### design.v
module alu #(
    parameter INST_W = 4,
    parameter INT_W  = 6,
    parameter FRAC_W = 10,
    parameter DATA_W = INT_W + FRAC_W
)(
    input                      i_clk,
    input                      i_rst_n,
    input                      i_in_valid,
    output                     o_busy,
    input         [INST_W-1:0] i_inst,
    input  signed [DATA_W-1:0] i_data_a,
    input  signed [DATA_W-1:0] i_data_b,
    output                     o_out_valid,
    output        [DATA_W-1:0] o_data
);
localparam IDLE = 3'b000;
localparam INPUT = 3'b001;
localparam COMPUTE = 3'b010;
localparam TEMP = 3'b011; 
localparam OUTPUT = 3'b100;
reg o_busy_in ;
reg out_valid_in;
reg signed [DATA_W-1:0] i_A, i_B, nxt_i_A, nxt_i_B;
reg [INST_W-1:0] inst, nxt_inst;
reg signed [DATA_W-1:0] out1, nxt_out1;
reg [2:0] state, nxt_state;
reg       busy, nxt_busy;
reg       valid, nxt_valid;
reg signed [DATA_W:0] add, sub;
reg signed [2*DATA_W-1 :0] mul, nxt_mul;
reg signed [22:0] mul_part, sat_mul;
reg signed [22:0] round_mul;
reg signed  [2*DATA_W - 1:0] left, part_left;
reg [DATA_W - 1:0] revermatch; 
reg signed [DATA_W+3:0] data_acc [0:DATA_W-1], nxt_data_acc [0:DATA_W-1];
reg signed [20:0] temp_data_acc;
wire [3:0] index ;
reg flag ;
reg signed [15:0] mul_temp;
reg signed [45:0] soft_mul;
reg signed [15:0] soft_test;
reg signed [15:0] soft_neg; 
reg [15:0] val16;
reg [7:0] val8;
reg [3:0] val4;
reg [4:0] result;
assign o_data = out1;
assign index  = i_A[3:0];  
assign o_busy = o_busy_in;
assign o_out_valid = out_valid_in;
always @(*) begin
    if (state == COMPUTE) begin
        flag = 1'b1;
    end
    else flag = 1'b0;
end
always @(*) begin
    case (state)
        IDLE:begin
            nxt_state = INPUT;
        end 
        INPUT:begin
            if (i_in_valid) begin
                nxt_state = COMPUTE;
            end
            else nxt_state = state;
        end
        COMPUTE:begin
            nxt_state = TEMP;
        end
        TEMP:begin
            nxt_state = OUTPUT;
        end
        OUTPUT:begin
            nxt_state = IDLE;
        end
        default: nxt_state = state;
    endcase
end
always @(*) begin
    case (state)
        INPUT:begin
        if (i_in_valid) begin
            nxt_i_A = i_data_a;
            nxt_i_B = i_data_b;
            nxt_inst = i_inst;
        end
        else begin
            nxt_i_A = i_A;
            nxt_i_B = i_B;
            nxt_inst = inst;
        end
        end 
        default: begin
            nxt_i_A = i_A;
            nxt_i_B = i_B;
            nxt_inst = inst;
        end
    endcase
end
always @(*) begin
    if (state == OUTPUT) begin
        out_valid_in = 1'b1;  
    end
    else out_valid_in = 1'b0;  
end
always @(*) begin
    if (state == INPUT) begin
        o_busy_in = 1'b0;
    end
    else o_busy_in = 1'b1;
end
integer i;
always @(*) begin
    for(i=0;i<DATA_W;i=i+1)begin
    nxt_data_acc[i] = data_acc[i];
    end
    add = 0; sub = 0; mul = 0; mul_part = 0; round_mul = 0; sat_mul = 0;
    temp_data_acc = 0; soft_mul = 0; soft_test = 0; soft_neg = 0;
    left = 0; part_left = 0; result = 0; val16 = 0; val8 = 0; val4 = 0;
    case (inst)
        0: begin
            add = i_A + i_B;
            nxt_out1 = (!add[DATA_W] && add[DATA_W - 1]) ? 16'b0111_1111_1111_1111 :
                      (add[DATA_W] && !add[DATA_W - 1]) ? 16'b1000_0000_0000_0000 : add[DATA_W-1:0];
        end
        1:begin
            sub = i_A - i_B;
            nxt_out1 = (!sub[DATA_W] && sub[DATA_W - 1]) ?  16'b0111_1111_1111_1111 : 
                      (sub[DATA_W] && !sub[DATA_W - 1]) ?  16'b1000_0000_0000_0000 : sub[DATA_W-1:0];
        end
        2:begin
            mul = i_A*i_B;  
            mul_part = mul[2*DATA_W-1:9]; 
            if(mul_part[0] == 1'b1)begin
                round_mul = mul_part + 1'b1;
            end
            else begin
                round_mul = mul_part ;
            end
            sat_mul = (!round_mul[22] && (round_mul[21:11]> 11'b000_0001_1111)) ? 23'b011_1111_1111_1111_1111_1111 :  
                      (round_mul[22]  && (round_mul[21:11]< 11'b111_1110_0000)) ? 23'b100_0000_0000_0000_0000_0000 : round_mul;
            if ((sat_mul == 23'b011_1111_1111_1111_1111_1111) || (sat_mul == 23'b100_0000_0000_0000_0000_0000)) begin
                nxt_out1 = sat_mul[22:7];
            end
            else nxt_out1 = sat_mul[16:1];
        end
        3:begin
            if (flag == 1'b1) begin
            temp_data_acc = data_acc[index] + i_B;
            nxt_data_acc[index] = temp_data_acc[19:0]; 
            end
            else nxt_data_acc[index] = data_acc[index];
            nxt_out1 = (!data_acc[index][DATA_W+3] && (data_acc[index][19:10]>10'b00_0001_1111))? 16'b0111_1111_1111_1111 :
                       (data_acc[index][DATA_W+3]  && (data_acc[index][19:10]<10'b11_1110_0000)) ? 16'b1000_0000_0000_0000 : data_acc[index][DATA_W-1:0];
        end
        4:begin  
            if(!i_A[DATA_W-1] &&  i_A[14:10]>=5'b00010) soft_mul = {6'b0,i_A,24'b0};  
            else if (!i_A[DATA_W-1] && i_A[15:10]>=5'b0) begin   
                    soft_mul = ((i_A<<<1'b1) + 16'b0000_1000_0000_0000)*(30'b000000_01010101010101_0101_010101);
            end
            else if (i_A[15:10] == 6'b111111) begin    
                soft_test = i_A + 16'b0000_1000_0000_0000;
                soft_mul = (soft_test)*(30'b000000_01010101010101_0101_010101);
            end
            else if (i_A[15:10] == 6'b111110) begin
                soft_neg = (i_A<<<1'b1) + 16'b0001_0100_0000_0000;
                soft_mul = soft_neg*(30'b000000_000111000111000111_000111);
            end
            else if (i_A[15:10] == 6'b111101) begin
                soft_neg = (i_A + 16'b0000_1100_0000_0000);
                soft_mul = soft_neg*(30'b000000_000111000111000111_000111);
            end
            else soft_mul = 46'b0;
            nxt_out1 = ((soft_mul != 46'b01_1111_1111_1111_1111_1111_1111_1111_1111_1111_1111_1111) || (soft_mul != 46'b10_0000_0000_0000_0000_0000_0000_0000_0000_0000_0000_0000)) && (soft_mul[23] == 1'b1)?
                      soft_mul[DATA_W+23:24] + 1'b1:
                      ((soft_mul != 46'b01_1111_1111_1111_1111_1111_1111_1111_1111_1111_1111_1111) || (soft_mul != 46'b10_0000_0000_0000_0000_0000_0000_0000_0000_0000_0000_0000)) && (soft_mul[23] == 1'b0)?
                      soft_mul[DATA_W+23:24]:soft_mul[39:24];
        end
        5:begin   
            nxt_out1 = i_A ^ i_B;
        end
        6:begin   
            nxt_out1 = i_A >>> i_B;
        end
        7:begin   
            left = {i_A,i_A};
            part_left = left << i_B;
            nxt_out1 = part_left[2*DATA_W-1:DATA_W];
        end
        8:begin   
            result[4] = (i_A[15:0] == 16'b0) ? 1 : 0;
            val16     = (result[4]) ? 16'b1111_1111_1111_1111 : i_A;
            result[3] = (val16[15:8] == 8'b0) ? 1 : 0;
            val8      = (result[3]) ? val16[7:0] : val16[15:8];
            result[2] = (val8[7:4] == 4'b0) ? 1 : 0;
            val4      = (result[2]) ? val8[3:0] : val8[7:4];
            result[1] = (val4[3:2] == 2'b0) ? 1 : 0;
            result[0] = (result[1]) ? ~val4[1] : ~val4[3];
            nxt_out1 = {11'b0,result};
        end
        9:begin   
            nxt_out1[0] = (i_A[3:0] == i_B[15:12])  ? 1'b1 : 1'b0;
            nxt_out1[1] = (i_A[4:1] == i_B[14:11])  ? 1'b1 : 1'b0;
            nxt_out1[2] = (i_A[5:2] == i_B[13:10])  ? 1'b1 : 1'b0;
            nxt_out1[3] = (i_A[6:3] == i_B[12:9])   ? 1'b1 : 1'b0;
            nxt_out1[4] = (i_A[7:4] == i_B[11:8])   ? 1'b1 : 1'b0;
            nxt_out1[5] = (i_A[8:5] == i_B[10:7])   ? 1'b1 : 1'b0;
            nxt_out1[6] = (i_A[9:6] == i_B[9:6])    ? 1'b1 : 1'b0;
            nxt_out1[7] = (i_A[10:7] == i_B[8:5])   ? 1'b1 : 1'b0;
            nxt_out1[8] = (i_A[11:8] == i_B[7:4])   ? 1'b1 : 1'b0;
            nxt_out1[9] = (i_A[12:9] == i_B[6:3])   ? 1'b1 : 1'b0;
            nxt_out1[10] = (i_A[13:10] == i_B[5:2]) ? 1'b1 : 1'b0;
            nxt_out1[11] = (i_A[14:11] == i_B[4:1]) ? 1'b1 : 1'b0;
            nxt_out1[12] = (i_A[15:12] == i_B[3:0]) ? 1'b1 : 1'b0;
            nxt_out1[15:13] = 3'b000;
            end
        default: begin 
            nxt_out1 = out1;
        end
    endcase
end
    always @(posedge i_clk or negedge i_rst_n) begin
        if (!i_rst_n) begin
            out1 <= 0;
            i_A <= 0;
            i_B <= 0;
            state <= 0;
            inst <= 0;
            for ( i=0 ;i<DATA_W ;i=i+1) begin
                data_acc[i] <= 0;
            end
        end
        else begin
            out1 <= nxt_out1;
            i_A <= nxt_i_A;
            i_B <= nxt_i_B;
            state <= nxt_state;
            inst <= nxt_inst;
            for ( i=0 ;i<DATA_W ;i=i+1) begin
                data_acc[i] <= nxt_data_acc[i];
            end
        end
    end
endmodule
### run.sh
#!/bin/bash
# the make line also repeats each setting of config.mk as NAME=value (left out here)
make -C /OpenROAD-flow-scripts/flow DESIGN_CONFIG=/design/flow/config.mk WORK_HOME=/design/flow/orfs CLKGATE_MAP_FILE= finish
### config.mk
export PLATFORM = sky130hd
export DESIGN_NAME = alu
export DESIGN_NICKNAME = alu
export VERILOG_FILES = /design/flow/design.v
export SDC_FILE = /design/flow/constraint.sdc
export NUM_CORES = 4
export LEC_CHECK = 0
export ABC_AREA = 1
export CAP_MARGIN = 0
export CORE_MARGIN = 2
export CORE_UTILIZATION = 71
export CTS_CLUSTER_DIAMETER = 307
export SLEW_MARGIN = 20
### constraint.sdc
create_clock -name core_clock -period 8.03 [get_ports {i_clk}]
set_input_delay 1.6060 -clock core_clock [delete_from_list [all_inputs] [get_ports {i_clk}]]
set_output_delay 1.6060 -clock core_clock [all_outputs]
set_load 0.01 [all_outputs]
==> results of run 1 <==
-- layout make-up --
class / count / area (um^2)
Timing Repair Buffer: 217 / 1870
Tap cell: 978 / 1220
Clock buffer: 55 / 1130
Clock inverter: 17 / 234
Sequential cell: 377 / 9460
Fill cell: 5453 / 17700
Antenna cell: 2 / 5.00
Multi-Input combinational cell: 5536 / 38700
Inverter: 1467 / 5510
-- metal layers --
layer	track usage (%)	share of wire, %
met1	61.3	35
met2	73.8	43
met3	14.3	14
met4	29.0	7.6
met5	0	0.026
-- repair_timing --
| item | 4_1_cts | 5_1_grt |
|---|---|---|
| setup endpoints to repair | 1 | 16 |
| setup buffers | 0 | 9 |
| resized | 2 | 74 |
| pin swaps | 0 | 8 |
| gates cloned | 0 | 1 |
-- through the flow --
stage               TNS [ns]  hold WS (ns)
floorplan                  0         0.331
global placement           0         0.337
detailed placement    -0.133         0.359
CTS                        0         0.374
global route          -0.412         0.369
finish                     0         0.370
==> impl_metrics.csv, run 1 <==
group,metric,value,unit
synth,fp_nets,8777,
synth,mux_share,0.0923,%
finish,stdcell_count,8649,
grt,grtUsageTotal,48.5,%
worst_setup_path,crit_path_max_fanout,15,
synth,ys_async_sr_fraction,100,%
sta,fmaxAchievable,128,MHz
drt,drt_iter0_markers,7361,
synth,synth-area-yosys,0.0542,mm^2
synth,topCellsByArea,"fa_1 19%, dfrtp_1 17%, nand2_1 15%",
floorplanning,fp_util,71.5,%
min_path,hp-class,"reg -> reg",
cts,numCtsBuffers,41,
placed_design,hpwl,150000,um
finish,area_growth_syn_to_layout,7.25,%
worst_setup_path,path_class,"reg -> reg",
cts,ctsHoldBuffers,0,
sta,final.min_clock_period,7.79,ns
synth,synth_top_cell_by_count,"nand2_1",
worst_setup_path,crit_cells,35,
synth,yosysWarnings,3,
min_path,holdPathEnd,"state[1]",
grt,antenna_found_initial,6,
synth,yosysTopAreaCellShare,19.3,%
worst_setup_path,cp_slowest_stage_delay,0.62,ns
sta,setup_viol,0,
worst_setup_path,worst-path-buf-inv,10,
synth,netlist_area,0.0542,mm^2
grt,overflow,0,
run,cap_viol_max_count,0,
synth,largest_area_cell,"fa_1",
synth,ys_seq_share,17.4,%
synth,top_cells_by_count,"2154 x nand2_1, 1429 x inv_1, 633 x ha_1, 524 x fa_1, 504 x o21ai_0",
synth,xor_share,1.48,%
cts,cts_tree,"done",
sta,slew_viol_final,0,
drt,routed_wl,191000,um
worst_setup_path,endpoint,"out1[10]",
grt,grt_pass1_wl,294000,um
worst_setup_path,required,8.49,ns
sta,layout_setup_ws,0.242,ns
synth,avgSynthCellArea,7.15,um^2
floorplanning,die_area,0.0786,mm^2
drt,antenna_left,0,
worst_setup_path,regToRegSetupSlack,0.24,ns
worst_setup_path,rr_endpoint,"out1[10]",
worst_setup_path,cp-start-kind,"flip-flop",
drt,drc,0,
floorplanning,die_w,280,um
drt,avgViaCountPerCell,6.26,
cts,clkSinkCount,377,
cts,clock_latency,0.60,ns
synth,yosysUniqueCellTypes,65,
drt,dr.pass1.iters,9,
placed_design,dp.cells,8564,
grt,grt_start_max_net_pins,180,
sta,finalHoldViolCount,0,
worst_setup_path,crit_slowest_cell,"fa_2",
finish,fin_area,0.0582,mm^2
synth,ys_sh_simple,25.2,%
grt,grt_pass1_vias,53600,
synth,ys_sh_adder,33.9,%
floorplanning,core_area,0.0758,mm^2
run,warning_count,93,
synth,edf_count,0,
placed_design,gp_congestion,1.09,
cts,h-tree-depth,2,
floorplanning,std_cell_rows,101,
worst_setup_path,crit_family,"adder cells",
synth,syn_inst,7581,
min_path,whs_path_depth,0,
worst_setup_path,crit_top_cell,"nand2_1",
cts,ctsLongestPathBuffers,3,
sta,relSlewSlack,20.7,%
drt,wl_per_cell,22.1,um
synth,logic_family,"adder cells",
placed_design,dp_slack,-0.133,ns
cts,cts-root-buf,"clkbuf_16",
worst_setup_path,critPathCaptureType,"flip-flop",
synth,ff_type,"dfrtp_1",
synth,ys_sh_aoi,10.3,%
floorplanning,ioPinCount,57,
finish,nets,8836,
worst_setup_path,r2r_cells,35,
floorplanning,dieHeight,280,um
synth,synth_flops,377,
worst_setup_path,rr_startpoint,"i_B[6]",
drt,vias,54100,
sta,fin_skew,0.0416,ns
outcome,status,"finished clean",
min_path,worstHoldStart,"state[4]",
sta,fin_crit_sh,97.0,%
sta,tightestPinTransition,1.19,ns
worst_setup_path,arrival,8.25,ns
synth,ys_cells,7581,
placed_design,placed_cell_area,0.0565,mm^2
placed_design,portBuffers,56,
finish,final_core_util,76.7,%
cts,clk_pin_slew,0.06,ns
worst_setup_path,worstSetupStartpoint,"i_B[6]",
==> run 2, diff against run 1 <==
ABC_AREA = default   (was 1)
CAP_MARGIN = 20   (was 0)
CORE_UTILIZATION = 59   (was 71)
CTS_CLUSTER_DIAMETER = default   (was 307)
TNS_END_PERCENT = 10   (was default)
clock period = 6.21 ns   (was 8.03 ns; I/O delays follow)
==> impl_metrics.csv, run 2 <==
group,metric,value,unit
run,warning_count,96,
placed_design,hpwl,137000,um
cts,cts_tree,"done",
grt,antenna_found_initial,2,
finish,final_core_util,74.4,%
sta,finalHoldViolCount,0,
drt,antenna_left,0,
floorplanning,ioPinCount,57,
worst_setup_path,crit_cells,28,
synth,yosysTopAreaCellShare,21.9,%
drt,wl_per_cell,23.5,um
drt,vias,44500,
synth,synth_top_cell_by_count,"inv_1",
worst_setup_path,crit_slowest_cell,"fa_1",
synth,top_cells_by_count,"756 x inv_1, 633 x ha_1, 557 x nand2_1, 524 x fa_1, 453 x o21ai_0",
worst_setup_path,cp-start-kind,"flip-flop",
synth,yosysUniqueCellTypes,99,
sta,relSlewSlack,10.5,%
synth,edf_count,0,
grt,grt_pass1_vias,45100,
floorplanning,die_area,0.0835,mm^2
placed_design,gp_congestion,1.05,
worst_setup_path,crit_path_max_fanout,7,
worst_setup_path,arrival,8.38,ns
cts,numCtsBuffers,44,
finish,nets,7431,
worst_setup_path,crit_family,"adder cells",
min_path,holdPathEnd,"state[1]",
worst_setup_path,endpoint,"out1[13]",
sta,final.min_clock_period,7.94,ns
cts,clock_latency,0.61,ns
synth,ys_cells,5388,
synth,avgSynthCellArea,8.89,um^2
grt,grt_start_max_net_pins,132,
placed_design,portBuffers,56,
sta,slew_viol_final,0,
worst_setup_path,crit_top_cell,"fa_1",
grt,overflow,0,
synth,ys_async_sr_fraction,100,%
worst_setup_path,path_class,"reg -> reg",
sta,fin_setup_tns,-26.86,ns
synth,ys_sh_adder,38.4,%
synth,ys_seq_share,19.7,%
sta,tightestPinTransition,1.34,ns
finish,n_fill_cell,5982,
sta,layout_setup_ws,-1.73,ns
synth,synth-area-yosys,0.0479,mm^2
drt,drc,0,
min_path,hp-class,"reg -> reg",
worst_setup_path,worstSetupStartpoint,"i_A[5]",
outcome,status,"complete, but fails checks",
floorplanning,die_w,289,um
floorplanning,std_cell_rows,104,
worst_setup_path,worst-path-buf-inv,7,
synth,ff_type,"dfrtp_1",
cts,clk_pin_slew,0.06,ns
sta,fin_skew,0.0266,ns
grt,grtUsageTotal,41.4,%
min_path,whs_path_depth,0,
synth,syn_inst,5388,
cts,clkSinkCount,377,
floorplanning,dieHeight,289,um
synth,largest_area_cell,"fa_1",
worst_setup_path,regToRegSetupSlack,-1.73,ns
synth,fp_nets,6584,
finish,area_growth_syn_to_layout,25.0,%
worst_setup_path,r2r_cells,28,
synth,mux_share,1.34,%
cts,ctsHoldBuffers,0,
cts,h-tree-depth,2,
worst_setup_path,required,6.65,ns
synth,ys_sh_aoi,17.0,%
synth,xor_share,2.67,%
synth,logic_family,"adder cells",
sta,fmaxAchievable,126,MHz
worst_setup_path,cp_slowest_stage_delay,0.60,ns
synth,topCellsByArea,"fa_1 22%, dfrtp_1 20%, ha_1 17%",
drt,dr.pass1.iters,6,
drt,avgViaCountPerCell,6.08,
floorplanning,core_area,0.0804,mm^2
worst_setup_path,rr_endpoint,"out1[13]",
synth,yosysWarnings,3,
drt,routed_wl,172000,um
synth,netlist_area,0.0479,mm^2
drt,drt_iter0_markers,4503,
floorplanning,fp_util,59.6,%
cts,ctsLongestPathBuffers,3,
sta,setup_viol,16,
run,cap_viol_max_count,0,
outcome,failed_checks,"negative setup slack",
sta,rsz0062_at_grt,"true",
min_path,worstHoldStart,"state[4]",
worst_setup_path,critPathCaptureType,"flip-flop",
synth,ys_sh_simple,12.8,%
cts,cts-root-buf,"clkbuf_16",
grt,grt_pass1_wl,262000,um
synth,synth_flops,377,
sta,fin_crit_sh,128,%
worst_setup_path,rr_startpoint,"i_A[5]",
run 2: layout make-up:
cell class	instances	area, um^2	area share (%)
multi-input cells	3989	36300	60.6
flip-flops and latches	377	9470	15.8
repair buffers	1052	8400	14.0
inverters	771	2950	4.93
well taps	1060	1330	2.22
clock buffers	57	1230	2.05
clock inverters	21	201	0.337
diodes	1	2.50	0.00418
run 2: stage by stage:
step / hold slack (ns) / cell area [um^2] / std cells / setup WS [ns]
floorplan: 0.331 / 48400 / 5388 / -1.41
global placement: 0.333 / 56300 / 7175 / -2.06
detailed placement: 0.341 / 56300 / 7175 / -2.14
CTS: 0.351 / 58600 / 7291 / -1.72
global route: 0.366 / 59900 / 7327 / -2.01
finish: 0.356 / 59900 / 7328 / -1.73
run 2: what timing repair did:
action	CTS	global route
cloned	1	0
buffers inserted	37	37
setup endpoints to repair	59	65
pin swaps	94	115
resized	142	201
run 2: routing by layer:
layer | vias to the layer above | wire, um | global-route usage, %
met4 | 6 | 10600 | 20.8
met5 | - | 78 | 0
met3 | 560 | 16300 | 6.87
met1 | 21800 | 67400 | 55.0
met2 | 2142 | 77700 | 66.0
li1 | 20000 | - | -
==> run 3, diff against run 2 <==
ABC_AREA = 0   (was default)
CAP_MARGIN = 30   (was 20)
CORE_ASPECT_RATIO = 0.71   (was default)
CORE_UTILIZATION = 71   (was 59)
CTS_CLUSTER_SIZE = 14   (was default)
HOLD_SLACK_MARGIN = 0.29   (was default)
MAX_ROUTING_LAYER = met4   (was default)
PLACE_DENSITY_LB_ADDON = 0.24   (was default)
SETUP_SLACK_MARGIN = -0.33   (was default)
TNS_END_PERCENT = 50   (was 10)
clock period = 7.16 ns   (was 6.21 ns; I/O delays follow)
==> impl_metrics.csv, run 3 <==
group,metric,value,unit
outcome,status,"stopped before the end",
outcome,haltStage,"global routing (5_1_grt)",
outcome,error,"[ERROR GRT-0116] Global routing finished with congestion. Check the congestion regions in the DRC Viewer.",
placed_design,hpwl,152000,um
grt,overflow,60,
cts,ctsHoldBuffers,0,
synth,avgSynthCellArea,8.89,um^2
floorplanning,fp_util,71.5,%
synth,synth_flops,377,
synth,ys_sh_simple,12.8,%
synth,ys_async_sr_fraction,100,%
placed_design,dp_slack,-1.27,ns
synth,yosysTopAreaCellShare,21.9,%
synth,synth_top_cell_by_count,"inv_1",
cts,numCtsBuffers,36,
synth,ys_sh_aoi,17.0,%
cts,clkSinkCount,377,
grt,grtUsageTotal,71.6,%
synth,ys_sh_adder,38.4,%
synth,edf_count,0,
placed_design,portBuffers,56,
floorplanning,std_cell_rows,80,
floorplanning,ioPinCount,57,
synth,topCellsByArea,"fa_1 22%, dfrtp_1 20%, ha_1 17%",
synth,ff_type,"dfrtp_1",
synth,yosysUniqueCellTypes,99,
floorplanning,core_area,0.0670,mm^2
floorplanning,die_area,0.0696,mm^2
synth,fp_nets,6584,
placed_design,placed_cell_area,0.0555,mm^2
synth,netlist_area,0.0479,mm^2
synth,top_cells_by_count,"756 x inv_1, 633 x ha_1, 557 x nand2_1, 524 x fa_1, 453 x o21ai_0",
synth,xor_share,2.67,%
placed_design,gp_congestion,1.13,
synth,synth-area-yosys,0.0479,mm^2
synth,ys_cells,5388,
synth,yosysWarnings,3,
floorplanning,die_w,312,um
synth,syn_inst,5388,
synth,logic_family,"adder cells",
synth,mux_share,1.34,%
synth,largest_area_cell,"fa_1",
cts,h-tree-depth,2,
cts,cts-root-buf,"clkbuf_16",
floorplanning,dieHeight,223,um
cts,ctsLongestPathBuffers,3,
synth,ys_seq_share,19.7,%
## run 3: stage by stage
step	std cells	TNS [ns]
after floorplan	5388	-6.52
after global placement	6931	-11.15
after detailed placement	6940	-17.62
after CTS	7044	-10.98
## run 3: metal layers
layer,GRT usage (%),overflow
met4,53.6,28
met1,79.1,3
met5,-,-
met2,86.5,28
met3,51.7,1
## run 3: repair_timing
item | CTS
endpoints found under the setup margin | 16
buffers inserted | 47
pin swaps | 74
hold endpoints to repair | 0
resized | 233
gates cloned | 1
==> run 4, diff against run 3 <==
CAP_MARGIN = 40   (was 30)
CELL_PAD_IN_SITES_DETAIL_PLACEMENT = 1   (was default)
CELL_PAD_IN_SITES_GLOBAL_PLACEMENT = 3   (was default)
CORE_MARGIN = 6   (was 2)
CORE_UTILIZATION = 55   (was 71)
CTS_CLUSTER_DIAMETER = 284   (was default)
CTS_CLUSTER_SIZE = 36   (was 14)
GPL_ROUTABILITY_DRIVEN = 0   (was default)
GPL_TIMING_DRIVEN = 0   (was default)
PLACE_DENSITY_LB_ADDON = 0.19   (was 0.24)
SETUP_SLACK_MARGIN = 2.48   (was -0.33)
TNS_END_PERCENT = 65   (was 50)
clock period = 11.3 ns   (was 7.16 ns; I/O delays follow)
==> impl_metrics.csv, run 4 <==
group,metric,value,unit
outcome,status,"stopped before the end",
outcome,haltStage,"global placement without I/O (3_1_place_gp_skip_io)",
outcome,error,"[ERROR FLW-0024] Place density exceeds 1.0 (current PLACE_DENSITY_LB_ADDON =  0.19). Please check if the value of  PLACE_DENSITY_LB_ADDON is between 0 and 0.99.",
synth,ys_async_sr_fraction,100,%
synth,ff_type,"dfrtp_1",
synth,netlist_area,0.0479,mm^2
synth,ys_sh_simple,12.8,%
synth,fp_nets,6584,
synth,logic_family,"adder cells",
synth,yosysTopAreaCellShare,21.9,%
synth,ys_sh_aoi,17.0,%
synth,ys_seq_share,19.7,%
synth,largest_area_cell,"fa_1",
synth,yosysUniqueCellTypes,99,
synth,avgSynthCellArea,8.89,um^2
synth,topCellsByArea,"fa_1 22%, dfrtp_1 20%, ha_1 17%",
synth,synth_top_cell_by_count,"inv_1",
synth,top_cells_by_count,"756 x inv_1, 633 x ha_1, 557 x nand2_1, 524 x fa_1, 453 x o21ai_0",
floorplanning,die_w,362,um
synth,xor_share,2.67,%
floorplanning,die_area,0.0944,mm^2
floorplanning,std_cell_rows,90,
synth,ys_sh_adder,38.4,%
floorplanning,core_area,0.0856,mm^2
synth,synth_flops,377,
synth,syn_inst,5388,
floorplanning,fp_util,56.0,%
synth,edf_count,0,
floorplanning,dieHeight,261,um
synth,ys_cells,5388,
synth,synth-area-yosys,0.0479,mm^2
synth,yosysWarnings,3,
synth,mux_share,1.34,%
==> run 5, diff against run 4 <==
ABC_AREA = 1   (was 0)
CAP_MARGIN = 20   (was 40)
CELL_PAD_IN_SITES_DETAIL_PLACEMENT = default   (was 1)
CELL_PAD_IN_SITES_GLOBAL_PLACEMENT = default   (was 3)
CORE_ASPECT_RATIO = default   (was 0.71)
CORE_MARGIN = 2   (was 6)
CORE_UTILIZATION = 68   (was 55)
CTS_CLUSTER_DIAMETER = 299   (was 284)
CTS_CLUSTER_SIZE = 99   (was 36)
GPL_ROUTABILITY_DRIVEN = default   (was 0)
GPL_TIMING_DRIVEN = default   (was 0)
HOLD_SLACK_MARGIN = default   (was 0.29)
MAX_ROUTING_LAYER = default   (was met4)
PLACE_DENSITY = 0.44   (was default)
PLACE_DENSITY_LB_ADDON = default   (was 0.19)
SETUP_SLACK_MARGIN = 0.83   (was 2.48)
TNS_END_PERCENT = 10   (was 65)
clock period = 6.21 ns   (was 11.3 ns; I/O delays follow)
==> impl_metrics.csv, run 5 <==
group,metric,value,unit
cts,cts-root-buf,"clkbuf_16",
synth,topCellsByArea,"fa_1 19%, dfrtp_1 17%, nand2_1 15%",
placed_design,dp.cells,9436,
floorplanning,fp_util,68.7,%
synth,edf_count,0,
floorplanning,ioPinCount,57,
cts,h-tree-depth,1,
synth,ys_seq_share,17.4,%
cts,numCtsBuffers,7,
synth,mux_share,0.0923,%
synth,yosysWarnings,3,
synth,synth_top_cell_by_count,"nand2_1",
cts,ctsLongestPathBuffers,3,
synth,syn_inst,7581,
floorplanning,die_area,0.0820,mm^2
synth,largest_area_cell,"fa_1",
floorplanning,dieHeight,286,um
placed_design,dp_slack,-1.50,ns
synth,yosysUniqueCellTypes,65,
synth,fp_nets,8777,
synth,ys_sh_aoi,10.3,%
synth,avgSynthCellArea,7.15,um^2
floorplanning,die_w,286,um
synth,netlist_area,0.0542,mm^2
synth,xor_share,1.48,%
outcome,haltStage,"global routing (5_1_grt)",
floorplanning,core_area,0.0790,mm^2
synth,top_cells_by_count,"2154 x nand2_1, 1429 x inv_1, 633 x ha_1, 524 x fa_1, 504 x o21ai_0",
synth,ys_cells,7581,
synth,yosysTopAreaCellShare,19.3,%
synth,ys_sh_simple,25.2,%
placed_design,gp_congestion,1.11,
outcome,status,"stopped before the end",
placed_design,hpwl,169000,um
synth,synth_flops,377,
cts,clkSinkCount,377,
synth,ys_sh_adder,33.9,%
synth,logic_family,"adder cells",
floorplanning,std_cell_rows,103,
synth,ff_type,"dfrtp_1",
synth,synth-area-yosys,0.0542,mm^2
placed_design,placed_cell_area,0.0630,mm^2
synth,ys_async_sr_fraction,100,%
placed_design,portBuffers,56,
run 5: repair_timing:
action | 4_1_cts
endpoints found under the hold margin | 0
setup endpoints to repair | 223
hold buffers | 0
pin swaps | 111
cloned | 3
resized | 395
setup buffers | 70
==> run 6, diff against run 5 <==
CAP_MARGIN = 0   (was 20)
CORE_UTILIZATION = 71   (was 68)
CTS_CLUSTER_DIAMETER = 236   (was 299)
CTS_CLUSTER_SIZE = default   (was 99)
PLACE_DENSITY = default   (was 0.44)
SETUP_SLACK_MARGIN = -0.43   (was 0.83)
TNS_END_PERCENT = default   (was 10)
clock period = 7.72 ns   (was 6.21 ns; I/O delays follow)
==> impl_metrics.csv, run 6 <==
group,metric,value,unit
synth,ys_sh_adder,33.9,%
drt,dr.pass1.iters,12,
synth,mux_share,0.0923,%
synth,synth_top_cell_by_count,"nand2_1",
finish,nets,8937,
worst_setup_path,crit_cells,38,
run,cap_viol_max_count,0,
synth,logic_family,"adder cells",
synth,yosysWarnings,3,
grt,grtUsageTotal,49.0,%
worst_setup_path,cp_slowest_stage_delay,0.61,ns
synth,top_cells_by_count,"2154 x nand2_1, 1429 x inv_1, 633 x ha_1, 524 x fa_1, 504 x o21ai_0",
min_path,worstHoldStart,"state[4]",
grt,overflow,0,
drt,routed.top_layer,"met5",
drt,met3WireLength,26100,um
synth,ys_seq_share,17.4,%
outcome,failed_checks,"negative setup slack",
grt,grt_pass1_wl,296000,um
worst_setup_path,crit_family,"adder cells",
drt,drt_iter0_markers,7517,
cts,h-tree-depth,2,
cts,cts-root-buf,"clkbuf_16",
finish,n_fill_cell,5435,
synth,topCellsByArea,"fa_1 19%, dfrtp_1 17%, nand2_1 15%",
synth,syn_inst,7581,
placed_design,portBuffers,56,
drt,avgViaCountPerCell,6.24,
worst_setup_path,crit_top_cell,"nand2_1",
worst_setup_path,required,8.21,ns
worst_setup_path,r2r_cells,38,
placed_design,hpwl,152000,um
sta,setup_viol,14,
floorplanning,die_w,280,um
worst_setup_path,cp-start-kind,"flip-flop",
sta,fin_skew,0.0302,ns
sta,slew_viol_final,0,
synth,ys_async_sr_fraction,100,%
drt,wl_met2,80900,um
sta,final.min_clock_period,7.93,ns
worst_setup_path,crit_slowest_cell,"fa_1",
drt,m1WireLength,69200,um
floorplanning,dieHeight,280,um
synth,xor_share,1.48,%
synth,netlist_area,0.0542,mm^2
worst_setup_path,rr_startpoint,"i_A[12]",
placed_design,gp_congestion,1.09,
synth,avgSynthCellArea,7.15,um^2
min_path,hp-class,"reg -> reg",
min_path,holdPathEnd,"state[1]",
sta,layout_setup_ws,-0.211,ns
placed_design,dp.cells,8675,
synth,ys_cells,7581,
grt,antenna_found_initial,5,
sta,tightestPinTransition,1.15,ns
cts,clock_latency,0.61,ns
cts,numCtsBuffers,39,
synth,edf_count,0,
worst_setup_path,path_class,"reg -> reg",
cts,cts_tree,"done",
floorplanning,ioPinCount,57,
drt,antenna_left,0,
synth,ff_type,"dfrtp_1",
finish,area_growth_syn_to_layout,8.69,%
min_path,whs_path_depth,0,
floorplanning,std_cell_rows,101,
grt,grt_pass1_vias,53900,
worst_setup_path,crit_path_max_fanout,20,
sta,relSlewSlack,22.8,%
drt,drc,0,
drt,vias,54600,
synth,largest_area_cell,"fa_1",
run,warning_count,96,
worst_setup_path,worst-path-buf-inv,11,
sta,fmaxAchievable,126,MHz
cts,clkSinkCount,377,
synth,synth-area-yosys,0.0542,mm^2
worst_setup_path,critPathCaptureType,"flip-flop",
synth,yosysUniqueCellTypes,65,
outcome,status,"complete, but fails checks",
synth,synth_flops,377,
worst_setup_path,endpoint,"out1[3]",
grt,grt_start_max_net_pins,154,
synth,fp_nets,8777,
worst_setup_path,rr_endpoint,"out1[3]",
drt,routed_wl,192000,um
worst_setup_path,regToRegSetupSlack,-0.21,ns
cts,ctsLongestPathBuffers,3,
floorplanning,die_area,0.0786,mm^2
floorplanning,core_area,0.0758,mm^2
cts,ctsHoldBuffers,0,
worst_setup_path,arrival,8.42,ns
drt,wl_per_cell,21.9,um
worst_setup_path,worstSetupStartpoint,"i_A[12]",
cts,clk_pin_slew,0.06,ns
sta,fin_crit_sh,103,%
synth,ys_sh_aoi,10.3,%
finish,stdcell_count,8751,
floorplanning,fp_util,71.5,%
synth,ys_sh_simple,25.2,%
sta,finalHoldViolCount,0,
synth,yosysTopAreaCellShare,19.3,%
[run 6: final cells by class]
class	instances	area (um^2)	area share, %
flip-flops and latches	377	9450	16.0
well taps	978	1220	2.08
inverters	1467	5510	9.35
clock inverters	13	230	0.391
clock buffers	56	1100	1.87
multi-input cells	5536	38600	65.5
repair buffers	320	2810	4.76
diodes	4	10.0	0.0170
[run 6: what timing repair did]
item,CTS,global route
buffers inserted,0,2
endpoints found under the setup margin,0,15
resized,0,33
[run 6: layer usage]
layer  vias to the layer above  global-route usage, %
met5                         -                      0
met4                         6                   31.7
met3                      1092                   13.9
met2                      4088                   73.5
met1                     25300                   62.4
li1                      24100                      -
[run 6: metrics by stage]
step	setup slack, ns	cell area [um^2]	TNS, ns	util [%]	hold WS, ns
6_report	-0.211	59000	-0.857	77.8	0.365
5_1_grt	-0.442	58900	-6.02	77.7	0.376
4_1_cts	-0.178	58800	-0.723	77.5	0.366
3_5_place_dp	-0.167	57500	-0.418	75.8	0.352
2_1_floorplan	0.0549	54200	0	-	0.331
3_3_place_gp	-0.0317	57500	-0.0416	75.8	0.365
==> run 7, diff against run 6 <==
ABC_AREA = default   (was 1)
CAP_MARGIN = 20   (was 0)
CTS_CLUSTER_DIAMETER = 29   (was 236)
SETUP_SLACK_MARGIN = 2.26   (was -0.43)
clock period = 7.82 ns   (was 7.72 ns; I/O delays follow)
==> impl_metrics.csv, run 7 <==
group,metric,value,unit
floorplanning,dieHeight,264,um
synth,yosysUniqueCellTypes,99,
synth,yosysTopAreaCellShare,21.9,%
synth,edf_count,0,
synth,ys_sh_aoi,17.0,%
cts,ctsLongestPathBuffers,3,
synth,avgSynthCellArea,8.89,um^2
synth,xor_share,2.67,%
synth,yosysWarnings,3,
synth,syn_inst,5388,
synth,synth-area-yosys,0.0479,mm^2
floorplanning,ioPinCount,57,
synth,ff_type,"dfrtp_1",
floorplanning,die_w,264,um
placed_design,gp_congestion,1.10,
synth,synth_top_cell_by_count,"inv_1",
cts,h-tree-depth,3,
synth,mux_share,1.34,%
synth,topCellsByArea,"fa_1 22%, dfrtp_1 20%, ha_1 17%",
synth,ys_cells,5388,
outcome,error,"[ERROR GRT-0232] Routing congestion too high. Check the congestion heatmap in the GUI.",
synth,ys_sh_simple,12.8,%
cts,cts-root-buf,"clkbuf_16",
synth,fp_nets,6584,
grt,grtUsageTotal,78.6,%
cts,ctsHoldBuffers,0,
placed_design,placed_cell_area,0.0533,mm^2
synth,top_cells_by_count,"756 x inv_1, 633 x ha_1, 557 x nand2_1, 524 x fa_1, 453 x o21ai_0",
synth,ys_seq_share,19.7,%
synth,synth_flops,377,
synth,logic_family,"adder cells",
outcome,haltStage,"global routing (5_1_grt)",
placed_design,portBuffers,56,
floorplanning,fp_util,71.6,%
floorplanning,core_area,0.0669,mm^2
synth,ys_sh_adder,38.4,%
placed_design,dp.cells,6607,
synth,ys_async_sr_fraction,100,%
placed_design,hpwl,139000,um
floorplanning,std_cell_rows,95,
synth,netlist_area,0.0479,mm^2
cts,numCtsBuffers,79,
cts,clkSinkCount,377,
floorplanning,die_area,0.0695,mm^2
synth,largest_area_cell,"fa_1",
outcome,status,"stopped before the end",
grt,overflow,6,
## run 7: repair_timing
action                     CTS
cloned                       3
setup endpoints to repair  266
gates resized              332
pin swaps                  147
setup buffers               91
## run 7: stage by stage
step                      hold slack [ns]  worst slack, ns  util (%)
after floorplan                     0.331            0.196         -
after global placement              0.333           -0.199      79.6
after detailed placement            0.348           -0.531      79.6
after CTS                           0.362          -0.0821      86.9
## run 7: metal layers
layer  GRT overflow  GRT usage [%]
met1              0           77.9
met2              2           93.6
met3              0           67.0
met4              4           76.4
met5              0           37.8
==> run 8, diff against run 7 <==
ABC_AREA = 0   (was default)
CAP_MARGIN = 30   (was 20)
CORE_ASPECT_RATIO = 0.71   (was default)
CORE_UTILIZATION = 67   (was 71)
CTS_CLUSTER_DIAMETER = default   (was 29)
CTS_CLUSTER_SIZE = 41   (was default)
HOLD_SLACK_MARGIN = 0.29   (was default)
MAX_ROUTING_LAYER = met4   (was default)
PLACE_DENSITY_LB_ADDON = 0.0   (was default)
SETUP_SLACK_MARGIN = 3.33   (was 2.26)
TNS_END_PERCENT = 5   (was default)
clock period = 11.3 ns   (was 7.82 ns; I/O delays follow)
==> impl_metrics.csv, run 8 <==
group,metric,value,unit
finish,nets,6725,
worst_setup_path,rr_endpoint,"out1[14]",
grt,antenna_found_initial,5,
cts,ctsLongestPathBuffers,3,
drt,dr.pass1.iters,12,
synth,syn_inst,5388,
synth,synth-area-yosys,0.0479,mm^2
floorplanning,fp_util,67.7,%
drt,drc,0,
sta,fmaxAchievable,119,MHz
floorplanning,ioPinCount,57,
sta,whs,0.353,ns
worst_setup_path,critPathCaptureType,"flip-flop",
worst_setup_path,arrival,8.98,ns
synth,synth_flops,377,
worst_setup_path,worstSetupStartpoint,"i_A[11]",
worst_setup_path,r2r_cells,30,
cts,clkSinkCount,377,
synth,synth_top_cell_by_count,"inv_1",
worst_setup_path,endpoint,"out1[14]",
worst_setup_path,crit_path_max_fanout,7,
synth,ys_async_sr_fraction,100,%
placed_design,hpwl,134000,um
synth,topCellsByArea,"fa_1 22%, dfrtp_1 20%, ha_1 17%",
synth,mux_share,1.34,%
sta,fin_skew,0.0715,ns
sta,fin_setup_tns,0,ns
worst_setup_path,required,11.85,ns
grt,grtUsageTotal,51.3,%
synth,ff_type,"dfrtp_1",
placed_design,dp_slack,1.50,ns
run,warning_count,90,
cts,ctsHoldBuffers,0,
drt,antenna_left,0,
cts,h-tree-depth,2,
min_path,hp-class,"reg -> reg",
worst_setup_path,path_class,"reg -> reg",
finish,area_growth_syn_to_layout,14.0,%
drt,vias,44500,
synth,largest_area_cell,"fa_1",
worst_setup_path,crit_top_cell,"inv_1",
synth,avgSynthCellArea,8.89,um^2
drt,drt_iter0_markers,7035,
sta,fin_crit_sh,74.6,%
sta,slew_viol_final,0,
placed_design,portBuffers,56,
sta,relSlewSlack,20.7,%
cts,clk_pin_slew,0.07,ns
sta,layout_setup_ws,2.87,ns
synth,ys_sh_aoi,17.0,%
drt,wl_per_cell,28.6,um
cts,cts_tree,"done",
worst_setup_path,rr_startpoint,"i_A[11]",
synth,edf_count,0,
worst_setup_path,regToRegSetupSlack,2.87,ns
sta,final.min_clock_period,8.43,ns
worst_setup_path,cp-start-kind,"flip-flop",
floorplanning,die_area,0.0737,mm^2
synth,ys_seq_share,19.7,%
synth,xor_share,2.67,%
synth,yosysUniqueCellTypes,99,
finish,fin_area,0.0546,mm^2
placed_design,gp_congestion,1.15,
synth,ys_cells,5388,
synth,yosysTopAreaCellShare,21.9,%
run,cap_viol_max_count,0,
worst_setup_path,crit_cells,30,
synth,top_cells_by_count,"756 x inv_1, 633 x ha_1, 557 x nand2_1, 524 x fa_1, 453 x o21ai_0",
cts,numCtsBuffers,39,
synth,ys_sh_adder,38.4,%
min_path,holdPathEnd,"state[1]",
outcome,status,"finished clean",
sta,tightestPinTransition,1.19,ns
sta,rsz0062_at_grt,"true",
min_path,whs_path_depth,0,
floorplanning,std_cell_rows,82,
worst_setup_path,worst-path-buf-inv,8,
synth,ys_sh_simple,12.8,%
floorplanning,die_w,321,um
drt,routed_wl,185000,um
worst_setup_path,crit_family,"adder cells",
cts,cts-root-buf,"clkbuf_16",
grt,grt_pass1_vias,42900,
sta,finalHoldViolCount,0,
synth,logic_family,"adder cells",
placed_design,placed_cell_area,0.0495,mm^2
floorplanning,dieHeight,229,um
drt,avgViaCountPerCell,6.86,
grt,grt_pass1_wl,271000,um
synth,yosysWarnings,3,
grt,overflow,0,
sta,setup_viol,0,
floorplanning,core_area,0.0707,mm^2
cts,clock_latency,0.65,ns
placed_design,dp.cells,6213,
grt,grt_start_max_net_pins,188,
worst_setup_path,crit_slowest_cell,"o21ai_0",
worst_setup_path,cp_slowest_stage_delay,0.90,ns
synth,netlist_area,0.0479,mm^2
synth,fp_nets,6584,
finish,stdcell_count,6491,
min_path,worstHoldStart,"state[4]",
==> run 8: metal layers <==
metal / share of wire [%] / GRT usage (%)
met1: 38 / 70.9
met2: 37 / 62.9
met3: 20 / 27.9
met4: 4.5 / 16.4
met5: 0 / -
==> run 8: area by class of cell <==
cell class                      instances  area (um^2)
Clock inverter                         15          180
Clock buffer                           54         1070
Multi-Input combinational cell       3989        36300
Inverter                              771         3030
Fill cell                            4873        16100
Antenna cell                           10         25.0
Timing Repair Buffer                  351         3300
Tap cell                              924         1160
Sequential cell                       377         9520
==> run 8: timing repair <==
action,4_1_cts,5_1_grt
cloned,5,2
gates resized,328,157
endpoints found under the setup margin,60,16
buffers inserted,110,73
pin swaps,73,99
==> run 8: metrics by stage <==
| step | util [%] |
|---|---|
| after global routing | 77.2 |
| after floorplan | - |
| after global placement | 69.9 |
| final | 77.2 |
| after CTS | 75.1 |
| after detailed placement | 70.0 |
==> run 9, diff against run 8 <==
CORE_UTILIZATION = 65   (was 67)
SETUP_SLACK_MARGIN = 2.48   (was 3.33)
TNS_END_PERCENT = 50   (was 5)
==> impl_metrics.csv, run 9 <==
group,metric,value,unit
outcome,status,"finished clean",
worst_setup_path,worst-path-buf-inv,6,
grt,grt_start_max_net_pins,178,
cts,cts_tree,"done",
synth,synth_flops,377,
min_path,worstHoldStart,"state[4]",
worst_setup_path,required,11.75,ns
synth,ys_async_sr_fraction,100,%
worst_setup_path,regToRegSetupSlack,2.62,ns
worst_setup_path,r2r_cells,28,
floorplanning,dieHeight,233,um
sta,fin_setup_tns,0,ns
synth,netlist_area,0.0479,mm^2
worst_setup_path,cp_slowest_stage_delay,0.65,ns
run,warning_count,93,
synth,fp_nets,6584,
synth,topCellsByArea,"fa_1 22%, dfrtp_1 20%, ha_1 17%",
synth,yosysWarnings,3,
worst_setup_path,path_class,"reg -> reg",
worst_setup_path,critPathCaptureType,"flip-flop",
finish,final_core_util,71.6,%
sta,fmaxAchievable,115,MHz
finish,n_fill_cell,5499,
synth,logic_family,"adder cells",
synth,ys_sh_adder,38.4,%
drt,antenna_left,0,
synth,mux_share,1.34,%
worst_setup_path,arrival,9.13,ns
cts,numCtsBuffers,39,
finish,logic_area,0.0352,mm^2
drt,avgViaCountPerCell,6.49,
floorplanning,ioPinCount,57,
floorplanning,die_area,0.0759,mm^2
min_path,whs_path_depth,0,
worst_setup_path,crit_slowest_cell,"or4_4",
worst_setup_path,rr_startpoint,"i_B[8]",
worst_setup_path,cp-start-kind,"flip-flop",
placed_design,dp_slack,1.40,ns
cts,clock_latency,0.60,ns
sta,relSlewSlack,26.2,%
grt,grtUsageTotal,45.7,%
cts,cts-root-buf,"clkbuf_16",
drt,drc,0,
drt,routed_wl,166000,um
synth,ys_seq_share,19.7,%
run,cap_viol_max_count,0,
grt,grt_pass1_wl,253000,um
sta,fin_crit_sh,76.8,%
placed_design,dp.cells,6274,
synth,xor_share,2.67,%
grt,antenna_found_initial,2,
placed_design,hpwl,127000,um
synth,ys_cells,5388,
finish,layout.area.seq,0.00947,mm^2
floorplanning,die_w,326,um
finish,area_growth_syn_to_layout,8.59,%
worst_setup_path,crit_family,"adder cells",
drt,drt_iter0_markers,5628,
synth,ys_sh_aoi,17.0,%
cts,ctsHoldBuffers,0,
drt,wl_per_cell,26.0,um
cts,ctsLongestPathBuffers,3,
synth,yosysTopAreaCellShare,21.9,%
min_path,holdPathEnd,"state[1]",
sta,tightestPinTransition,1.09,ns
sta,finalHoldViolCount,0,
synth,synth_top_cell_by_count,"inv_1",
synth,largest_area_cell,"fa_1",
worst_setup_path,rr_endpoint,"out1[2]",
grt,overflow,0,
min_path,hp-class,"reg -> reg",
worst_setup_path,crit_cells,28,
finish,stdcell_count,6396,
synth,edf_count,0,
synth,synth-area-yosys,0.0479,mm^2
synth,ff_type,"dfrtp_1",
drt,vias,41500,
cts,clk_pin_slew,0.07,ns
floorplanning,fp_util,66.0,%
synth,top_cells_by_count,"756 x inv_1, 633 x ha_1, 557 x nand2_1, 524 x fa_1, 453 x o21ai_0",
floorplanning,core_area,0.0726,mm^2
placed_design,gp_congestion,1.09,
worst_setup_path,endpoint,"out1[2]",
sta,fin_skew,0.0356,ns
floorplanning,std_cell_rows,83,
placed_design,portBuffers,56,
synth,avgSynthCellArea,8.89,um^2
sta,layout_setup_ws,2.62,ns
synth,syn_inst,5388,
cts,h-tree-depth,2,
worst_setup_path,crit_top_cell,"inv_1",
drt,dr.pass1.iters,7,
worst_setup_path,crit_path_max_fanout,14,
sta,slew_viol_final,0,
sta,rsz0062_at_grt,"true",
grt,grt_pass1_vias,40900,
sta,final.min_clock_period,8.68,ns
synth,ys_sh_simple,12.8,%
sta,setup_viol,0,
synth,yosysUniqueCellTypes,99,
worst_setup_path,worstSetupStartpoint,"i_B[8]",
cts,clkSinkCount,377,
finish,nets,6585,
==> run 9: what timing repair did <==
action | CTS | global route
setup buffers | 9 | 39
pin swaps | 5 | 18
endpoints found under the setup margin | 16 | 16
cloned | 0 | 0
resized | 58 | 117
==> run 9: through the flow <==
step / hold slack, ns / area (um^2)
after global placement: 0.333 / 49400
after detailed placement: 0.337 / 49600
after CTS: 0.353 / 51200
final: 0.352 / 52000
after global routing: 0.357 / 52000
after floorplan: 0.331 / 47900
==> run 9: layout make-up <==
cell class	count	share of cell area (%)
Antenna cell	3	0.0144
Clock buffer	52	2.07
Clock inverter	16	0.496
Inverter	771	5.65
Multi-Input combinational cell	3988	67.6
Sequential cell	377	18.2
Tap cell	977	2.35
Timing Repair Buffer	212	3.59
==> run 9: per-layer routing <==
layer  share of wire [%]  vias up  GRT usage (%)
met2                  39     2630           58.9
met1                  43    20200           66.7
met3                  16      400           16.7
met5                   0        -              -
li1                    -    18300              -
met4                 3.3        0           12.2
==> run 10, diff against run 9 <==
CAP_MARGIN = 20   (was 30)
CELL_PAD_IN_SITES_DETAIL_PLACEMENT = 1   (was default)
CELL_PAD_IN_SITES_GLOBAL_PLACEMENT = 0   (was default)
CORE_ASPECT_RATIO = default   (was 0.71)
CORE_UTILIZATION = 36   (was 65)
CTS_CLUSTER_SIZE = default   (was 41)
GPL_ROUTABILITY_DRIVEN = 0   (was default)
GPL_TIMING_DRIVEN = 0   (was default)
HOLD_SLACK_MARGIN = default   (was 0.29)
MAX_ROUTING_LAYER = default   (was met4)
PLACE_DENSITY_LB_ADDON = default   (was 0.0)
SETUP_SLACK_MARGIN = 0.51   (was 2.48)
SLEW_MARGIN = 15   (was 20)
TNS_END_PERCENT = 10   (was 50)
clock period = 7.87 ns   (was 11.3 ns; I/O delays follow)
==> impl_metrics.csv, run 10 <==
group,metric,value,unit
floorplanning,std_cell_rows,133,
synth,yosysTopAreaCellShare,21.9,%
grt,grt_start_max_net_pins,99,
synth,fp_nets,6584,
worst_setup_path,crit_path_max_fanout,8,
outcome,failed_checks,"max-capacitance violations, max-slew violations, negative setup slack",
synth,yosysUniqueCellTypes,99,
worst_setup_path,arrival,9.88,ns
synth,ys_cells,5388,
synth,syn_inst,5388,
floorplanning,die_w,369,um
synth,synth_top_cell_by_count,"inv_1",
drt,wl_per_cell,30.2,um
grt,antenna_found_initial,20,
min_path,worstHoldStart,"state[1]",
sta,slew_viol_final,10,
drt,drc,0,
worst_setup_path,crit_cells,25,
finish,area_growth_syn_to_layout,20.8,%
drt,antenna_left,0,
synth,ys_sh_simple,12.8,%
synth,avgSynthCellArea,8.89,um^2
cts,ctsLongestPathBuffers,3,
synth,ys_async_sr_fraction,100,%
synth,top_cells_by_count,"756 x inv_1, 633 x ha_1, 557 x nand2_1, 524 x fa_1, 453 x o21ai_0",
grt,grtUsageTotal,30.1,%
cts,numCtsBuffers,41,
synth,logic_family,"adder cells",
worst_setup_path,cp_slowest_stage_delay,0.68,ns
worst_setup_path,crit_top_cell,"fa_2",
drt,routed_wl,228000,um
cts,clkSinkCount,377,
sta,final.min_clock_period,9.43,ns
placed_design,portBuffers,56,
synth,xor_share,2.67,%
finish,n_fill_cell,15200,
worst_setup_path,rr_startpoint,"i_A[11]",
min_path,holdPathEnd,"state[0]",
synth,synth_flops,377,
cts,clk_pin_slew,0.09,ns
run,cap_viol_max_count,3,
finish,nets,6949,
worst_setup_path,crit_family,"adder cells",
worst_setup_path,r2r_cells,25,
placed_design,hpwl,149000,um
cts,h-tree-depth,2,
grt,grt_pass1_wl,309000,um
synth,topCellsByArea,"fa_1 22%, dfrtp_1 20%, ha_1 17%",
sta,layout_setup_ws,-1.56,ns
synth,ff_type,"dfrtp_1",
worst_setup_path,crit_slowest_cell,"o32a_1",
worst_setup_path,endpoint,"out1[13]",
min_path,whs_path_depth,0,
worst_setup_path,worstSetupStartpoint,"i_A[11]",
grt,overflow,0,
sta,relSlewSlack,-3.04,%
sta,fmaxAchievable,106,MHz
cts,clock_latency,0.62,ns
min_path,hp-class,"reg -> reg",
floorplanning,dieHeight,369,um
worst_setup_path,rr_endpoint,"out1[13]",
sta,finalHoldViolCount,0,
synth,edf_count,0,
sta,tightestPinTransition,1.53,ns
synth,yosysWarnings,3,
worst_setup_path,regToRegSetupSlack,-1.56,ns
synth,ys_sh_aoi,17.0,%
cts,cts-root-buf,"clkbuf_16",
worst_setup_path,required,8.31,ns
floorplanning,die_area,0.136,mm^2
drt,avgViaCountPerCell,6.27,
worst_setup_path,path_class,"reg -> reg",
sta,fin_crit_sh,120,%
run,warning_count,88,
sta,fin_setup_tns,-17.12,ns
synth,ys_sh_adder,38.4,%
synth,netlist_area,0.0479,mm^2
synth,ys_seq_share,19.7,%
finish,final_core_util,43.9,%
sta,rsz0062_at_grt,"true",
outcome,status,"complete, but fails checks",
worst_setup_path,cp-start-kind,"flip-flop",
grt,grt_pass1_vias,48400,
worst_setup_path,worst-path-buf-inv,4,
floorplanning,core_area,0.132,mm^2
drt,dr.pass1.iters,14,
synth,mux_share,1.34,%
sta,fin_skew,0.0412,ns
synth,synth-area-yosys,0.0479,mm^2
cts,cts_tree,"done",
worst_setup_path,critPathCaptureType,"flip-flop",
floorplanning,fp_util,36.3,%
drt,drt_iter0_markers,5590,
synth,largest_area_cell,"fa_1",
drt,vias,47300,
floorplanning,ioPinCount,57,
sta,setup_viol,16,
## run 10: metrics by stage
step / instances / hold slack [ns] / instance area (um^2) / setup slack, ns
floorplan: 5388 / 0.331 / 48400 / 0.246
global placement: 7199 / 0.362 / 51200 / -14.63
detailed placement: 7203 / 0.373 / 51300 / -2.68
CTS: 7426 / 0.387 / 55800 / -0.354
global route: 7542 / 0.389 / 57800 / -1.57
finish: 7547 / 0.379 / 57900 / -1.56
## run 10: final cells by class
class                   count  area, um^2  share of cell area, %
plain buffers             252        1800                   3.11
multi-input cells        3988       36900                   63.7
flip-flops and latches    377        9510                   16.4
clock buffers              53        1160                   2.01
well taps                1755        2200                   3.80
diodes                      6        15.0                 0.0260
clock inverters            23         282                  0.487
repair buffers            322        2940                   5.08
inverters                 771        3090                   5.34
## run 10: repair_timing
action	in CTS	in global routing
buffers inserted	146	113
gates cloned	1	0
gates resized	457	235
hold endpoints to repair	0	0
hold buffers	0	0
pin swaps	132	158
setup endpoints to repair	308	105
## run 10: per-layer routing
metal | GRT usage, % | vias up | routed length [um]
met5 | 0 | - | 657
met4 | 19.2 | 32 | 21800
met3 | 8.43 | 1408 | 27800
met2 | 46.7 | 3153 | 97000
met1 | 36.8 | 23600 | 80900
li1 | - | 19100 | -
==> run 11, diff against run 10 <==
ABC_AREA = 1   (was 0)
CAP_MARGIN = 40   (was 20)
CELL_PAD_IN_SITES_DETAIL_PLACEMENT = default   (was 1)
CELL_PAD_IN_SITES_GLOBAL_PLACEMENT = 3   (was 0)
CORE_ASPECT_RATIO = 0.56   (was default)
CORE_MARGIN = 10   (was 2)
CORE_UTILIZATION = 40   (was 36)
CTS_CLUSTER_SIZE = 79   (was default)
GPL_TIMING_DRIVEN = default   (was 0)
HOLD_SLACK_MARGIN = 0.13   (was default)
MIN_ROUTING_LAYER = met1   (was default)
SETUP_SLACK_MARGIN = default   (was 0.51)
SLEW_MARGIN = 25   (was 15)
TNS_END_PERCENT = default   (was 10)
clock period = 10.0 ns   (was 7.87 ns; I/O delays follow)
==> impl_metrics.csv, run 11 <==
group,metric,value,unit
drt,drt_iter0_markers,5526,
synth,edf_count,0,
run,warning_count,93,
min_path,whs_path_depth,0,
sta,rsz0062_at_grt,"false",
synth,ys_async_sr_fraction,100,%
cts,clkSinkCount,377,
worst_setup_path,rr_startpoint,"i_A[10]",
cts,h-tree-depth,2,
synth,ys_seq_share,17.4,%
worst_setup_path,required,10.51,ns
sta,fin_setup_tns,0,ns
synth,logic_family,"adder cells",
grt,overflow,0,
cts,clock_latency,0.63,ns
placed_design,hpwl,185000,um
sta,fmaxAchievable,110,MHz
grt,grt_start_max_net_pins,159,
worst_setup_path,rr_endpoint,"out1[10]",
synth,synth-area-yosys,0.0542,mm^2
synth,yosysWarnings,3,
synth,ys_cells,7581,
cts,ctsHoldBuffers,0,
synth,top_cells_by_count,"2154 x nand2_1, 1429 x inv_1, 633 x ha_1, 524 x fa_1, 504 x o21ai_0",
synth,synth_top_cell_by_count,"nand2_1",
synth,avgSynthCellArea,7.15,um^2
sta,final.min_clock_period,9.06,ns
worst_setup_path,regToRegSetupSlack,0.94,ns
cts,post_cts_buffers,0,
synth,topCellsByArea,"fa_1 19%, dfrtp_1 17%, nand2_1 15%",
grt,grtUsageTotal,29.0,%
worst_setup_path,crit_cells,39,
finish,nets,8800,
worst_setup_path,cp_slowest_stage_delay,0.66,ns
synth,ys_sh_aoi,10.3,%
synth,synth_flops,377,
sta,finalHoldViolCount,0,
floorplanning,core_area,0.134,mm^2
worst_setup_path,endpoint,"out1[10]",
worst_setup_path,path_class,"reg -> reg",
placed_design,dp_slack,1.28,ns
synth,ys_sh_adder,33.9,%
worst_setup_path,worst-path-buf-inv,9,
sta,tightestPinTransition,0.933,ns
synth,netlist_area,0.0542,mm^2
synth,yosysUniqueCellTypes,65,
sta,fin_skew,0.0458,ns
cts,cts_tree,"done",
floorplanning,die_area,0.151,mm^2
synth,ff_type,"dfrtp_1",
outcome,status,"finished clean",
synth,largest_area_cell,"fa_1",
sta,relSlewSlack,37.8,%
synth,ys_sh_simple,25.2,%
min_path,worstHoldStart,"state[1]",
worst_setup_path,crit_family,"adder cells",
placed_design,portBuffers,56,
drt,drc,0,
synth,yosysTopAreaCellShare,19.3,%
worst_setup_path,arrival,9.57,ns
floorplanning,dieHeight,296,um
floorplanning,std_cell_rows,100,
grt,antenna_found_initial,7,
sta,setup_viol,0,
worst_setup_path,cp-start-kind,"flip-flop",
cts,cts-root-buf,"clkbuf_16",
placed_design,dp.cells,9341,
synth,xor_share,1.48,%
drt,antenna_left,0,
cts,numCtsBuffers,39,
worst_setup_path,critPathCaptureType,"flip-flop",
sta,fin_crit_sh,90.6,%
min_path,hp-class,"reg -> reg",
grt,grt_pass1_vias,48500,
cts,postCtsResizedCells,0,
worst_setup_path,crit_slowest_cell,"dfrtp_2",
worst_setup_path,r2r_cells,39,
finish,n_fill_cell,14100,
drt,wl_per_cell,23.8,um
drt,avgViaCountPerCell,5.38,
drt,routed_wl,224000,um
finish,area_growth_syn_to_layout,8.43,%
synth,syn_inst,7581,
sta,layout_setup_ws,0.938,ns
min_path,holdPathEnd,"state[0]",
cts,clk_pin_slew,0.07,ns
sta,slew_viol_final,0,
synth,mux_share,0.0923,%
worst_setup_path,crit_path_max_fanout,20,
worst_setup_path,worstSetupStartpoint,"i_A[10]",
synth,fp_nets,8777,
floorplanning,ioPinCount,57,
grt,grt_pass1_wl,330000,um
floorplanning,fp_util,40.6,%
drt,vias,50700,
floorplanning,die_w,512,um
cts,ctsLongestPathBuffers,3,
run,cap_viol_max_count,0,
finish,stdcell_count,9422,
finish,final_core_util,44.0,%
drt,dr.pass1.iters,8,
## run 11: layout make-up
| type | instances | area, um^2 | share of cell area [%] |
|---|---|---|---|
| clock buffer | 54 | 1120 | 1.91 |
| inverter | 1467 | 5510 | 9.37 |
| sequential | 377 | 9450 | 16.1 |
| antenna | 3 | 7.51 | 0.0128 |
| timing repair buffer | 184 | 1640 | 2.79 |
| clock inverter | 17 | 322 | 0.547 |
| tap | 1785 | 2230 | 3.80 |
| multi-input combinational | 5535 | 38500 | 65.5 |
## run 11: per-layer routing
metal	track usage [%]	part of all wire [%]	routed length, um
met5	0	0.013	28
met4	3.99	1.5	3300
met3	9.18	11	24800
met2	36.8	36	79700
met1	46.9	52	116000
## run 11: through the flow
stage / hold WS (ns) / cell area [um^2]
2_1_floorplan: 0.331 / 54200
3_3_place_gp: 0.370 / 57100
3_5_place_dp: 0.366 / 57300
4_1_cts: 0.390 / 58700
5_1_grt: 0.398 / 58800
6_report: 0.387 / 58800
